==> run G: inputs <==
## cache
module cache (
    input   logic           i_hclk,
    input   logic           i_hnreset,
    input   logic           i_hsel_m,
    input   logic   [31:0]  i_haddr_m,
    input   logic           i_hwrite_m,
    input   logic   [ 2:0]  i_hsize_m,
    input   logic   [ 2:0]  i_hburst_m,
    input   logic   [ 3:0]  i_hprot_m,
    input   logic   [ 1:0]  i_htrans_m,
    input   logic           i_hmastlock_m,
    input   logic           i_hready_m,
    input   logic   [31:0]  i_hwdata_m,
    output  logic           o_hready_m,
    output  logic           o_hresp_m,
    output  logic   [31:0]  o_hrdata_m,
    input   logic           i_nbypass,
    input   logic   [31:0]  i_climit,
    input   logic           i_d_cache_en,
    output  logic           o_hsel_sl,
    output  logic           o_hready_i_sl,
    output  logic   [31:0]  o_haddr_sl,
    output  logic           o_hwrite_sl,
    output  logic   [2:0]   o_hsize_sl,
    output  logic   [1:0]   o_htrans_sl,
    output  logic   [31:0]  o_hwdata_sl,
    input   logic   [31:0]  i_hrdata_sl,
    input   logic           i_hready_o_sl,
    input   logic           i_hresp_sl,
    output  logic           o_mem_en,
    output  logic           o_mem_we,
    output  logic   [7:0]   o_mem_addr,
    output  logic   [31:0]  o_mem_wdata,
    input   logic   [31:0]  i_mem_rdata
    );
Settings: LEC_CHECK=0, CAP_MARGIN=20, CORE_MARGIN=2, CORE_UTILIZATION=66, GPL_ROUTABILITY_DRIVEN=1, SETUP_SLACK_MARGIN=-0.46, SLEW_MARGIN=20; clock period 7.91 ns.
run.sh (not shown) runs the stock make flow with config.mk's settings and CLKGATE_MAP_FILE=.
==> inputs of run Z, as changes to run G <==
Settings changed: CORE_UTILIZATION 66 to 59, GPL_ROUTABILITY_DRIVEN 1 to not set, SETUP_SLACK_MARGIN -0.46 to 1.77.
==> flow/constraint.sdc (replaced) <==
create_clock -name core_clock -period 6.81 [get_ports {i_hclk}]
set_input_delay 1.3620 -clock core_clock [delete_from_list [all_inputs] [get_ports {i_hclk}]]
set_output_delay 1.3620 -clock core_clock [all_outputs]
set_load 0.01 [all_outputs]
==> inputs of run P, as changes to run G <==
Settings changed: CORE_UTILIZATION 66 to 40, GPL_ROUTABILITY_DRIVEN 1 to not set, PLACE_DENSITY set to 0.6, SETUP_SLACK_MARGIN -0.46 to not set.
==> flow/constraint.sdc (replaced) <==
create_clock -name core_clock -period 12.0 [get_ports {i_hclk}]
set_input_delay 2.4000 -clock core_clock [delete_from_list [all_inputs] [get_ports {i_hclk}]]
set_output_delay 2.4000 -clock core_clock [all_outputs]
set_load 0.01 [all_outputs]
==> inputs of run H, as changes to run G <==
Settings changed: CAP_MARGIN 20 to 40, CORE_UTILIZATION 66 to 72, CTS_CLUSTER_SIZE set to 46, GPL_ROUTABILITY_DRIVEN 1 to not set, PLACE_DENSITY_LB_ADDON set to 0.11, SETUP_SLACK_MARGIN -0.46 to -0.67.
==> flow/constraint.sdc (replaced) <==
create_clock -name core_clock -period 8.56 [get_ports {i_hclk}]
set_input_delay 1.7120 -clock core_clock [delete_from_list [all_inputs] [get_ports {i_hclk}]]
set_output_delay 1.7120 -clock core_clock [all_outputs]
set_load 0.01 [all_outputs]
==> flow_metrics.py <==
# Auto-generated metrics
metrics = {
    "status": {
        "outcome": "aborted with a tool error",
        "haltStage": "global routing",
        "error": "[ERROR GRT-0232] Routing congestion too high. Check the congestion heatmap in the GUI.",
    },
    "global_routing": {
        "grt_overflow_total": 147,
    },
    "clock_network": {
        "root_buffer": "clkbuf_16",
        "cts_sinks": 363,
        "cts_setup_buffers": 40,
    },
    "floorplanning": {
        "initial_core_util": 0.666,
        "dieArea_um2": 36100,
    },
    "place": {
        "hpwlAfterDp_mm": 78.4,
    },
}
(the above is from run G)
==> flow_metrics.py <==
# Auto-generated metrics
metrics = {
    "floorplanning": {
        "ioPinCount": 330,
        "initial_core_util": 0.727,
        "dieArea_um2": 33100,
    },
    "yosys": {
        "ys_sh_aoi": 0.215,
        "yosysCellCount": 2679,
        "yosys_warnings": 4,
        "synth_flops": 363,
    },
    "status": {
        "outcome": "aborted with a tool error",
        "error": "[ERROR DPL-0033] detailed placement checks failed during check placement.",
        "haltStage": "clock tree synthesis",
    },
    "place": {
        "hpwlAfterDp_mm": 81.1,
    },
}
(the above is from run H)
==> flow_metrics.py <==
# Auto-generated metrics
metrics = {
    "final_timing": {
        "setup_violations": 81,
        "setup_ws_ns": -1.87,
    },
    "status": {
        "outcome": "finished with violations",
        "failed_checks": "setup timing",
    },
    "place": {
        "hpwlAfterDp_mm": 83.8,
    },
    "clock_network": {
        "cts_sinks": 363,
        "root_buffer": "clkbuf_16",
    },
    "floorplanning": {
        "initial_core_util": 0.595,
    },
    "global_routing": {
        "grt_overflow_total": 0,
    },
}
(the above is from run Z)
==> flow_metrics.py <==
# Auto-generated metrics
metrics = {
    "yosys": {
        "ys_sh_aoi": 0.215,
    },
    "floorplanning": {
        "dieArea_um2": 59000,
        "initial_core_util": 0.405,
    },
    "clock_network": {
        "cts_setup_buffers": 0,
        "cts_sinks": 363,
        "root_buffer": "clkbuf_16",
    },
    "detailed_routing": {
        "via_per_inst": 6.01,
    },
    "status": {
        "outcome": "no timing/DRC/antenna violations",
    },
}
(the above is from run P)

---

==> inputs of branch cedar <==
cache again, from the RTL that the note above started with.
clock: 9.5 ns
lec_check: 0
cap_margin: 20
core_margin: 2
core_utilization: 66
max_routing_layer: met4
setup_slack_margin: 1.33
slew_margin: 20
==> inputs of branch lagoon, as changes to branch cedar <==
- CORE_MARGIN: 2 -> 10
- CORE_UTILIZATION: 66 -> 37
- GPL_ROUTABILITY_DRIVEN: not set -> 0
- MAX_ROUTING_LAYER: met4 -> not set
- PLACE_DENSITY_LB_ADDON: not set -> 0.16
- SETUP_SLACK_MARGIN: 1.33 -> 3.15
==> flow/constraint.sdc (replaced) <==
create_clock -name core_clock -period 18.1 [get_ports {i_hclk}]
set_input_delay 3.6200 -clock core_clock [delete_from_list [all_inputs] [get_ports {i_hclk}]]
set_output_delay 3.6200 -clock core_clock [all_outputs]
set_load 0.01 [all_outputs]
==> inputs of branch yarrow, as changes to branch cedar <==
- CORE_UTILIZATION: 66 -> 56
- GPL_ROUTABILITY_DRIVEN: not set -> 1
- MAX_ROUTING_LAYER: met4 -> not set
- PLACE_DENSITY: not set -> 0.51
- SETUP_SLACK_MARGIN: 1.33 -> not set
==> flow/constraint.sdc (replaced) <==
create_clock -name core_clock -period 7.91 [get_ports {i_hclk}]
set_input_delay 1.5820 -clock core_clock [delete_from_list [all_inputs] [get_ports {i_hclk}]]
set_output_delay 1.5820 -clock core_clock [all_outputs]
set_load 0.01 [all_outputs]
==> summary of the runs <==
Branch lagoon produced a clean layout. Branch yarrow finished with negative setup slack left. Branch cedar aborted during global routing (5_1_grt).
Sequential cell count is the same in branch yarrow and branch lagoon.
Against branch lagoon, the sequential power of branch yarrow is larger by 130%.
Between branch cedar and branch yarrow, the lower die size is in branch cedar (gap about 15%, measured against branch yarrow).
Against branch lagoon, the clock power of branch yarrow is higher by about 130%.
In branch yarrow the setup slack is lower than in branch lagoon, by 4.1 ns.
Clock skew: branch yarrow is lower than branch lagoon (0.0048 ns).
==> figures <==
Outcome: branch cedar stopped before the end; branch lagoon no timing/DRC/antenna violations; branch yarrow complete, but fails checks
Stage where the flow stopped: branch cedar global routing (5_1_grt); branch lagoon -; branch yarrow -
Layout check failures: branch cedar -; branch lagoon -; branch yarrow negative setup slack
Sequential power share: branch cedar -; branch lagoon 0.381; branch yarrow 0.362
Number of cells on the critical path: branch cedar -; branch lagoon 22; branch yarrow 29
Area-dominant class: branch cedar -; branch lagoon logic gates; branch yarrow logic gates
Cell leakage power: branch cedar -; branch lagoon 11.8 nW; branch yarrow 14.3 nW
Minimum setup slack among reg-to-reg paths: branch cedar -; branch lagoon 11.34 ns; branch yarrow 1.78 ns
Overall via count from detail_route: branch cedar -; branch lagoon 22.6k; branch yarrow 26.7k
Power per cell area: branch cedar -; branch lagoon 95.2 nW/um2; branch yarrow 204 nW/um2
Clock skew after layout: branch cedar -; branch lagoon 0.0295 ns; branch yarrow 0.0247 ns
Portion of the layout cell area used by non-clock buffers: branch cedar -; branch lagoon 0.137; branch yarrow 0.218
Max-cap viol count: branch cedar -; branch lagoon 0; branch yarrow 0
Post-place instance area: branch cedar 28300 um2; branch lagoon 26600 um2; branch yarrow 28800 um2
Count of clock-net buffers in the final layout: branch cedar -; branch lagoon 64; branch yarrow 52
Fraction of the cycle the final worst path needs: branch cedar -; branch lagoon 0.814; branch yarrow 1.10

---

==> inputs of tundra <==
cache again, from the RTL that the note above started with.
clock: 12.0 ns
lec_check: 0
abc_area: 1
cap_margin: 20
core_margin: 2
core_utilization: 40
hold_slack_margin: 0.3
slew_margin: 30
==> ember: changes against tundra <==
--- a/flow/config.mk
+++ b/flow/config.mk
@@ -7,7 +7,9 @@
 export LEC_CHECK = 0
-export ABC_AREA = 1
 export CAP_MARGIN = 20
 export CORE_MARGIN = 2
-export CORE_UTILIZATION = 40
-export HOLD_SLACK_MARGIN = 0.3
-export SLEW_MARGIN = 30
+export CORE_UTILIZATION = 66
+export CTS_CLUSTER_DIAMETER = 380
+export MAX_ROUTING_LAYER = met4
+export SETUP_SLACK_MARGIN = 1.33
+export SLEW_MARGIN = 20
+export TNS_END_PERCENT = 5
==> flow/constraint.sdc (replaced) <==
create_clock -name core_clock -period 9.55 [get_ports {i_hclk}]
set_input_delay 1.9100 -clock core_clock [delete_from_list [all_inputs] [get_ports {i_hclk}]]
set_output_delay 1.9100 -clock core_clock [all_outputs]
set_load 0.01 [all_outputs]
==> delta: changes against tundra <==
--- a/flow/config.mk
+++ b/flow/config.mk
@@ -7,3 +7,2 @@
 export LEC_CHECK = 0
-export ABC_AREA = 1
 export CAP_MARGIN = 20
@@ -11,3 +10,3 @@
 export CORE_UTILIZATION = 40
-export HOLD_SLACK_MARGIN = 0.3
-export SLEW_MARGIN = 30
+export PLACE_DENSITY = 0.6
+export SLEW_MARGIN = 20
==> flow/constraint.sdc (replaced) <==
create_clock -name core_clock -period 8.24 [get_ports {i_hclk}]
set_input_delay 1.6480 -clock core_clock [delete_from_list [all_inputs] [get_ports {i_hclk}]]
set_output_delay 1.6480 -clock core_clock [all_outputs]
set_load 0.01 [all_outputs]
==> juniper: changes against tundra <==
--- a/flow/config.mk
+++ b/flow/config.mk
@@ -7,7 +7,8 @@
 export LEC_CHECK = 0
-export ABC_AREA = 1
 export CAP_MARGIN = 20
 export CORE_MARGIN = 2
-export CORE_UTILIZATION = 40
-export HOLD_SLACK_MARGIN = 0.3
-export SLEW_MARGIN = 30
+export CORE_UTILIZATION = 59
+export CTS_CLUSTER_DIAMETER = 25
+export MAX_ROUTING_LAYER = met4
+export SETUP_SLACK_MARGIN = 1.77
+export SLEW_MARGIN = 20
==> flow/constraint.sdc (replaced) <==
create_clock -name core_clock -period 6.81 [get_ports {i_hclk}]
set_input_delay 1.3620 -clock core_clock [delete_from_list [all_inputs] [get_ports {i_hclk}]]
set_output_delay 1.3620 -clock core_clock [all_outputs]
set_load 0.01 [all_outputs]
==> summary of the runs <==
Of ember and tundra, tundra has the higher die size (gap about 37%, measured against tundra).
Cell area: tundra is lower than delta (about 16%).
ember failed in 5_1_grt. juniper did not get past 5_1_grt (GRT-0232). delta produced a layout that fails on negative setup slack. tundra completed without violations.
Against tundra, the synthesized cell count of ember is smaller by about 15%.
Non-clock buffer count: delta is higher than tundra (447).
Via count: tundra is smaller than delta (about 9%).
Between tundra and delta, the lower sequential power is in tundra (gap about 30%, measured against delta).
Between tundra and delta, the lower count of clock-buffer cells in the layout is in delta (gap 3).
Area after synthesis is the same in delta and ember.
In tundra the combinational power is smaller than in delta, by about 24%.
==> figures <==
Run status: ember stopped before the end; tundra no timing/DRC/antenna violations; delta complete, but fails checks; juniper stopped before the end
Stage where the flow stopped: ember 5_1_grt; tundra -; delta -; juniper 5_1_grt
Reasons for failing layout checks: ember -; tundra -; delta negative setup slack; juniper -
Final standard cell area without fillers: ember -; tundra 27900 µm²; delta 33300 µm²; juniper -
Max VDD drop: ember -; tundra 0.107 mV; delta 0.138 mV; juniper -
First-pass detailed-route iteration total: ember -; tundra 6; delta 6; juniper -
Detailed route wirelength on metal3: ember -; tundra 7180 µm; delta 9590 µm; juniper -
Switching fraction of total power: ember -; tundra 37.4%; delta 34.8%; juniper -
Reg-to-Reg End: ember -; tundra cache_calc.tag_block_mem[5][12]; delta cache_calc.dust_mem[2][1]; juniper -
Multiplexer share of the synthesized area: ember 3.57%; tundra 1.88%; delta 3.57%; juniper 3.57%
Data buffer area share: ember -; tundra 14.4%; delta 22.3%; juniper -
Share of total power in the clock network: ember -; tundra 29.9%; delta 31.0%; juniper -
Number of gates on the worst path with buffers counted: ember -; tundra 42; delta 28; juniper -
Power in the clock group: ember -; tundra 1.38 mW; delta 1.99 mW; juniper -
Setup Slack @ Placement: ember -1150 ps; tundra 56.5 ps; delta -1520 ps; juniper -2840 ps
Logic Gate Count: ember -; tundra 2177; delta 2036; juniper -
Std cell rows: ember 68; tundra 86; delta 87; juniper 72
DR top layer: ember -; tundra met5; delta met4; juniper -
Total of max-cap violations: ember -; tundra 0; delta 0; juniper -
Top-area cell share: ember 39.7%; tundra 40.9%; delta 39.7%; juniper 39.7%
CP Data Required Time: ember -; tundra 9600 ps; delta 6590 ps; juniper -

---

==> trial 17 <==
cache again, from the RTL that the note above started with.
Design cache, start of the top module:
module cache (
    input   logic           i_hclk,
    input   logic           i_hnreset,
    input   logic           i_hsel_m,
    input   logic   [31:0]  i_haddr_m,
    input   logic           i_hwrite_m,
    input   logic   [ 2:0]  i_hsize_m,
    input   logic   [ 2:0]  i_hburst_m,
    input   logic   [ 3:0]  i_hprot_m,
    input   logic   [ 1:0]  i_htrans_m,
    input   logic           i_hmastlock_m,
    input   logic           i_hready_m,
    input   logic   [31:0]  i_hwdata_m,
    output  logic           o_hready_m,
    output  logic           o_hresp_m,
    output  logic   [31:0]  o_hrdata_m,
    input   logic           i_nbypass,
    input   logic   [31:0]  i_climit,
    input   logic           i_d_cache_en,
    output  logic           o_hsel_sl,
    output  logic           o_hready_i_sl,
    output  logic   [31:0]  o_haddr_sl,
    output  logic           o_hwrite_sl,
    output  logic   [2:0]   o_hsize_sl,
    output  logic   [1:0]   o_htrans_sl,
    output  logic   [31:0]  o_hwdata_sl,
    input   logic   [31:0]  i_hrdata_sl,
    input   logic           i_hready_o_sl,
    input   logic           i_hresp_sl,
    output  logic           o_mem_en,
    output  logic           o_mem_we,
    output  logic   [7:0]   o_mem_addr,
    output  logic   [31:0]  o_mem_wdata,
    input   logic   [31:0]  i_mem_rdata
    );
clock: 6.81 ns
lec_check: 0
cap_margin: 20
core_margin: 2
core_utilization: 57
cts_cluster_diameter: 28
setup_slack_margin: 1.77
slew_margin: 20
==> inputs of build 73, as changes to trial 17 <==
Settings changed: CORE_UTILIZATION 57 to 45, CTS_CLUSTER_DIAMETER 28 to default, PLACE_DENSITY from default to 0.6, SETUP_SLACK_MARGIN 1.77 to default.
==> flow/constraint.sdc (replaced) <==
create_clock -name core_clock -period 11.9 [get_ports {i_hclk}]
set_input_delay 2.3800 -clock core_clock [delete_from_list [all_inputs] [get_ports {i_hclk}]]
set_output_delay 2.3800 -clock core_clock [all_outputs]
set_load 0.01 [all_outputs]
==> comparison <==
- Trial 17 ended with an error in global routing (5_1_grt) on ODB-0269. Build 73 passed the timing, design-rule and antenna checks.
- Area after synthesis is the same in trial 17 and build 73.
- In synthesized cell count, build 73 and trial 17 do not differ.
- Of build 73 and trial 17, build 73 has the higher die area (gap 26%, measured against trial 17).

---

==> 07-24 <==
cache again, from the RTL that the note above started with.
make LEC_CHECK=0 ABC_AREA=1 CAP_MARGIN=20 CORE_MARGIN=2 CORE_UTILIZATION=72 CTS_CLUSTER_SIZE=24 PLACE_DENSITY=0.35 SETUP_SLACK_MARGIN=2.8 SLEW_MARGIN=20 finish   # period 9.51 ns
==> 09-12 (differences from 07-24) <==
ABC_AREA = unset   (was 1)
CORE_UTILIZATION = 59   (was 72)
CTS_CLUSTER_DIAMETER = 31   (was unset)
CTS_CLUSTER_SIZE = unset   (was 24)
HOLD_SLACK_MARGIN = -0.09   (was unset)
PLACE_DENSITY = unset   (was 0.35)
SETUP_SLACK_MARGIN = 1.77   (was 2.8)
==> flow/constraint.sdc (replaced) <==
create_clock -name core_clock -period 6.81 [get_ports {i_hclk}]
set_input_delay 1.3620 -clock core_clock [delete_from_list [all_inputs] [get_ports {i_hclk}]]
set_output_delay 1.3620 -clock core_clock [all_outputs]
set_load 0.01 [all_outputs]
==> 05-28 (differences from 07-24) <==
ABC_AREA = unset   (was 1)
CORE_UTILIZATION = 58   (was 72)
CTS_CLUSTER_SIZE = unset   (was 24)
PLACE_DENSITY = 0.8   (was 0.35)
SETUP_SLACK_MARGIN = unset   (was 2.8)
TNS_END_PERCENT = 5   (was unset)
==> flow/constraint.sdc (replaced) <==
create_clock -name core_clock -period 6.59 [get_ports {i_hclk}]
set_input_delay 1.3180 -clock core_clock [delete_from_list [all_inputs] [get_ports {i_hclk}]]
set_output_delay 1.3180 -clock core_clock [all_outputs]
set_load 0.01 [all_outputs]
==> 01-13 (differences from 07-24) <==
ABC_AREA = unset   (was 1)
CORE_UTILIZATION = 58   (was 72)
CTS_CLUSTER_DIAMETER = 28   (was unset)
CTS_CLUSTER_SIZE = unset   (was 24)
MAX_ROUTING_LAYER = met4   (was unset)
PLACE_DENSITY = 0.6   (was 0.35)
SETUP_SLACK_MARGIN = 1.79   (was 2.8)
==> flow/constraint.sdc (replaced) <==
create_clock -name core_clock -period 6.58 [get_ports {i_hclk}]
set_input_delay 1.3160 -clock core_clock [delete_from_list [all_inputs] [get_ports {i_hclk}]]
set_output_delay 1.3160 -clock core_clock [all_outputs]
set_load 0.01 [all_outputs]
==> comparison table <==
item	01-13	07-24	09-12	05-28
Clock root cell	sky130_fd_sc_hd__clkbuf_16	-	sky130_fd_sc_hd__clkbuf_16	sky130_fd_sc_hd__clkbuf_16
FA/HA/MAJ Cells, Area Fraction	1.86%	1.92%	1.86%	1.86%
Effective utilization at floorplan	58.9%	72.8%	59.5%	58.9%
Total setup buffers inserted after CTS	76	-	72	18
Floorplan die area	41000 um^2	32200 um^2	40300 um^2	41000 um^2
Xor and xnor area share after synthesis	4.95%	0.949%	4.95%	4.95%
Run status	aborted with a tool error	aborted with a tool error	aborted with a tool error	failed layout checks
Last stage reached	5_1_grt	4_1_cts	5_1_grt	-
Reasons for failing layout checks	-	-	-	negative setup slack
CTS Hold Buffers Added	0	-	0	0
Syn Area/Cell	8.52 um^2	7.01 um^2	8.52 um^2	8.52 um^2
Portion of the post-synthesis area used by sequential elements	39.8%	41.0%	39.8%	39.8%
Compound Share, Synth	21.5%	11.1%	21.5%	21.5%
Total nets after synthesis	2895	3376	2895	2895
Maximum clock insertion buffer count	3	-	3	3
Cell Count Post-Placement	3799	3957	3767	3784
Count of cells resized by post-cts repair	796	-	637	173
Area after detailed placement	30200 um^2	27700 um^2	30000 um^2	30000 um^2
Yosys cell count	2679	3160	2679	2679
Chip area line of the yosys report	22800 um^2	22200 um^2	22800 um^2	22800 um^2
No activity file was given, so power comes from the tool's default toggle rates.
